Design tpumac, start of the top module:
module tpumac
 #(parameter BITS_AB=8,
   parameter BITS_C=16)
  (
   input clk, rst_n, WrEn, en,
   input signed [BITS_AB-1:0] Ain,
   input signed [BITS_AB-1:0] Bin,
   input signed [BITS_C-1:0] Cin,
   output reg signed [BITS_AB-1:0] Aout,
   output reg signed [BITS_AB-1:0] Bout,
   output reg signed [BITS_C-1:0] Cout
  );
Size in the first run: roughly 570 cells after synthesis, roughly 68 I/O pins.
make LEC_CHECK=0 ABC_AREA=1 CAP_MARGIN=20 CORE_MARGIN=2 CORE_UTILIZATION=58 CTS_CLUSTER_DIAMETER=398 CTS_CLUSTER_SIZE=73 SLEW_MARGIN=20 finish   # period 4.1 ns
run.sh (not shown) runs the stock make flow with config.mk's settings and CLKGATE_MAP_FILE=.
The first run finished with negative setup slack left.
Rerun with:
CORE_UTILIZATION = 40   (was 58)
CTS_CLUSTER_DIAMETER = unset   (was 398)
CTS_CLUSTER_SIZE = unset   (was 73)
GPL_ROUTABILITY_DRIVEN = 0   (was unset)
TNS_END_PERCENT = 65   (was unset)
clock period = 5.2 ns   (was 4.1 ns; I/O delays follow)
The changed run produced a clean layout.
Via count shrinks by a few percent.
Final cell count grows by a few percent.
Rerun with:
ABC_AREA = unset   (was 1)
CORE_MARGIN = 10   (was 2)
CTS_CLUSTER_SIZE = 40   (was unset)
PLACE_DENSITY_LB_ADDON = 0.12   (was unset)
TNS_END_PERCENT = 60   (was 65)
The new run went through all stages and came out clean.
Sequential share of layout area is higher by 0.81 points.
Cell count went down by 19%.
Final area drops by 5.6%.
Global-route usage fell by 5.9 points.
Rerun with:
CORE_MARGIN = 2   (was 10)
CORE_UTILIZATION = 64   (was 40)
CTS_CLUSTER_DIAMETER = 38   (was unset)
CTS_CLUSTER_SIZE = unset   (was 40)
GPL_ROUTABILITY_DRIVEN = unset   (was 0)
HOLD_SLACK_MARGIN = -0.08   (was unset)
PLACE_DENSITY_LB_ADDON = unset   (was 0.12)
TNS_END_PERCENT = unset   (was 60)
After rerunning: Setup slack gets worse by 0.0062 ns; clock-buffer cell count went up by 2; sequential cell count does not change; maximum frequency stays flat; synthesized area is unchanged; synthesized cell count does not change; hold slack is about the same; core utilization went up by 32 points; global-route usage went up by 16 points.
Rerun with:
CORE_UTILIZATION = 40   (was 64)
CTS_CLUSTER_DIAMETER = 397   (was 38)
CTS_CLUSTER_SIZE = 97   (was unset)
HOLD_SLACK_MARGIN = unset   (was -0.08)
SETUP_SLACK_MARGIN = -0.23   (was unset)
This time the run reached the layout checks and failed them: negative setup slack.
Critical path depth goes down by 4.
Register-to-register slack is worse by 0.08 ns.


Starting RTL as in the previous note.
## tpumac
module tpumac
 #(parameter BITS_AB=8,
   parameter BITS_C=16)
  (
   input clk, rst_n, WrEn, en,
   input signed [BITS_AB-1:0] Ain,
   input signed [BITS_AB-1:0] Bin,
   input signed [BITS_C-1:0] Cin,
   output reg signed [BITS_AB-1:0] Aout,
   output reg signed [BITS_AB-1:0] Bout,
   output reg signed [BITS_C-1:0] Cout
  );
Settings: LEC_CHECK=0, CAP_MARGIN=20, CORE_MARGIN=2, CORE_UTILIZATION=72, CTS_CLUSTER_DIAMETER=27, PLACE_DENSITY_LB_ADDON=0.24, SLEW_MARGIN=20, TNS_END_PERCENT=5; clock period 4.95 ns.
The first run never finished: it broke off in clock tree synthesis (4_1_cts) on DPL-0038.
Edit:
- CORE_UTILIZATION: 72 -> 70
- CTS_CLUSTER_DIAMETER: 27 -> 43
- CTS_CLUSTER_SIZE: unset -> 37
- PLACE_DENSITY_LB_ADDON: 0.24 -> unset
- SETUP_SLACK_MARGIN: unset -> -0.23
- TNS_END_PERCENT: 5 -> unset
Outcome: The changed run aborted during global routing (5_1_grt); die size rises by about 2.7%; synthesized cell count stays the same; area after synthesis does not change.
Edit:
- CORE_UTILIZATION: 70 -> 40
- CTS_CLUSTER_DIAMETER: 43 -> unset
- CTS_CLUSTER_SIZE: 37 -> unset
- SETUP_SLACK_MARGIN: -0.23 -> unset
- clock period: 4.95 -> 5.09 ns (I/O delays scaled with it)
- The changed run completed with no timing, DRC or antenna violations
- die size grows by 71%
- synthesized area stays the same
- synthesized cell count is unchanged
Edit:
- CORE_UTILIZATION: 40 -> 65
- CTS_CLUSTER_DIAMETER: unset -> 27
- clock period: 5.09 -> 5.2 ns (I/O delays scaled with it)
The new run ran to the end with no violations.
Worst setup slack degrades by 0.023 ns.
Global-route usage goes up by 11 points.
Via count grows by 3.2%.
Final cell count fell by 10%.
Area after synthesis stays the same.


## v11
tpumac again, from the RTL that the note above started with.
export LEC_CHECK = 0
export CAP_MARGIN = 20
export CELL_PAD_IN_SITES_DETAIL_PLACEMENT = 1
export CELL_PAD_IN_SITES_GLOBAL_PLACEMENT = 1
export CORE_MARGIN = 2
export CORE_UTILIZATION = 69
export CTS_CLUSTER_DIAMETER = 246
export CTS_CLUSTER_SIZE = 66
export GPL_ROUTABILITY_DRIVEN = 1
export GPL_TIMING_DRIVEN = 0
export HOLD_SLACK_MARGIN = 0.24
export PLACE_DENSITY = 0.66
export SETUP_SLACK_MARGIN = 0.44
export SLEW_MARGIN = 20
export TNS_END_PERCENT = 60
create_clock -name core_clock -period 3.67 [get_ports {clk}]
Tool error GPL-0301 stopped v11 during global placement (3_3_place_gp); no final results.
--- input diff v11..v29 ---
Settings: removing PLACE_DENSITY (formerly 0.66); changing CTS_CLUSTER_DIAMETER from 246 to 297; removing GPL_ROUTABILITY_DRIVEN (formerly 1); setting ABC_AREA to 1 for the first time; removing GPL_TIMING_DRIVEN (formerly 0); changing CTS_CLUSTER_SIZE from 66 to 98; removing TNS_END_PERCENT (formerly 60); changing CELL_PAD_IN_SITES_GLOBAL_PLACEMENT from 1 to 3; removing HOLD_SLACK_MARGIN (formerly 0.24); removing CELL_PAD_IN_SITES_DETAIL_PLACEMENT (formerly 1); removing SETUP_SLACK_MARGIN (formerly 0.44); changing CORE_UTILIZATION from 69 to 30.
Findings:
[v29] flow finished | final checks: failed | reasons: setup timing. Measured against v29, the post-synthesis cell count from yosys of v11 comes out at 0.72 times the reference value. The combined area of all synthesized cells in v29 sits 6.9% above the value recorded for v11. Going from v11 to v29, adder and majority gate portion of the synthesized area went down by 2.9 points; synthesis area per yosys went up; die span in y rose about 54%; die width rose by about 54%. Of v29 and v11, it is v29 that has the lower number of different library cells in the post-synthesis netlist. NOTE gate count of the mapped netlist v11->v29 increased by more than a quarter.
### v29 -> v12
Settings: CELL_PAD_IN_SITES_DETAIL_PLACEMENT newly set to 1; CELL_PAD_IN_SITES_GLOBAL_PLACEMENT changed from 3 to 1; CORE_UTILIZATION changed from 30 to 69; SETUP_SLACK_MARGIN newly set to 0.44; HOLD_SLACK_MARGIN newly set to 0.24; SLEW_MARGIN changed from 20 to 40; CTS_CLUSTER_DIAMETER changed from 297 to 246; TNS_END_PERCENT newly set to 60; GPL_ROUTABILITY_DRIVEN newly set to 1; GPL_TIMING_DRIVEN newly set to 1; CTS_CLUSTER_SIZE changed from 98 to 66; PLACE_DENSITY newly set to 0.66.
Results
v12 did not make it past global placement without I/O (3_1_place_gp_skip_io), where a tool error ended it.
v12 vs. v29: vertical die dimension went down 33%; horizontal extent of the die lower; synthesized netlist cell count level; standard cell core area went down 8200 um2.
Yosys chip area: v29 vs v12 identical
Comparing v12 and v29, the lower effective utilization at floorplan is on v29.
v29 → v12: number of standard-cell rows in the floorplan -15, die size -8800 um2.
#### Input delta (v48 over v12)
Settings: GPL_ROUTABILITY_DRIVEN removed (was 1); CTS_CLUSTER_SIZE removed (was 66); CELL_PAD_IN_SITES_DETAIL_PLACEMENT removed (was 1); HOLD_SLACK_MARGIN removed (was 0.24); ABC_AREA removed (was 1); GPL_TIMING_DRIVEN removed (was 1); SLEW_MARGIN changed from 40 to 20; PLACE_DENSITY changed from 0.66 to 0.77; SETUP_SLACK_MARGIN removed (was 0.44); TNS_END_PERCENT removed (was 60); CORE_UTILIZATION changed from 69 to 30.
==> comparison <==
v12: aborted in global placement without I/O (3_1_place_gp_skip_io) (tool error). | v48 | all stages done | FAIL | setup timing |. On area figure in the yosys stat output: between v12 and v48, it ends up higher for v12. [compare] base=v12 new=v48: synthesized cell count moved down, share of synthesized area spent on multiplexers went up, initial cell density of the core decreased 40 points.
[inputs] v16 vs v48
Settings: CELL_PAD_IN_SITES_GLOBAL_PLACEMENT no longer set, was 1; ABC_AREA now 1, previously not set; PLACE_DENSITY no longer set, was 0.77; CTS_CLUSTER_SIZE now 98, previously not set; CORE_UTILIZATION now 57, was 30; CTS_CLUSTER_DIAMETER now 297, was 246.
==> results <==
From the logs: v16 reached the end of the flow and failed the layout checks with setup timing. Relative to v48, global-route wire length before repair has increased by 14% in v16. For v48, the source of the critical timing path was Ain[7], unlike v16, where it was Bin[7]. Compared with v48, v16 shows filler cell count lower by 912. Lower number of standard cells in the layout, taps in and fillers out goes to v48 over v16. Side by side, cell area after layout turned out higher in v16 than in v48. Clock latency of the later-clocked register in the worst-skew pair essentially unchanged between v16 and v48. [v16] number of global-route vias before repair rose about 20% relative to v48. Compared with v48, v16 shows final wirelength that has gone up by more than 10%. Re number of buffers added for setup after CTS: v16 is 2 up on v48. The routability-driven placement congestion ratio in v16 sits about 11% above the value recorded for v48.
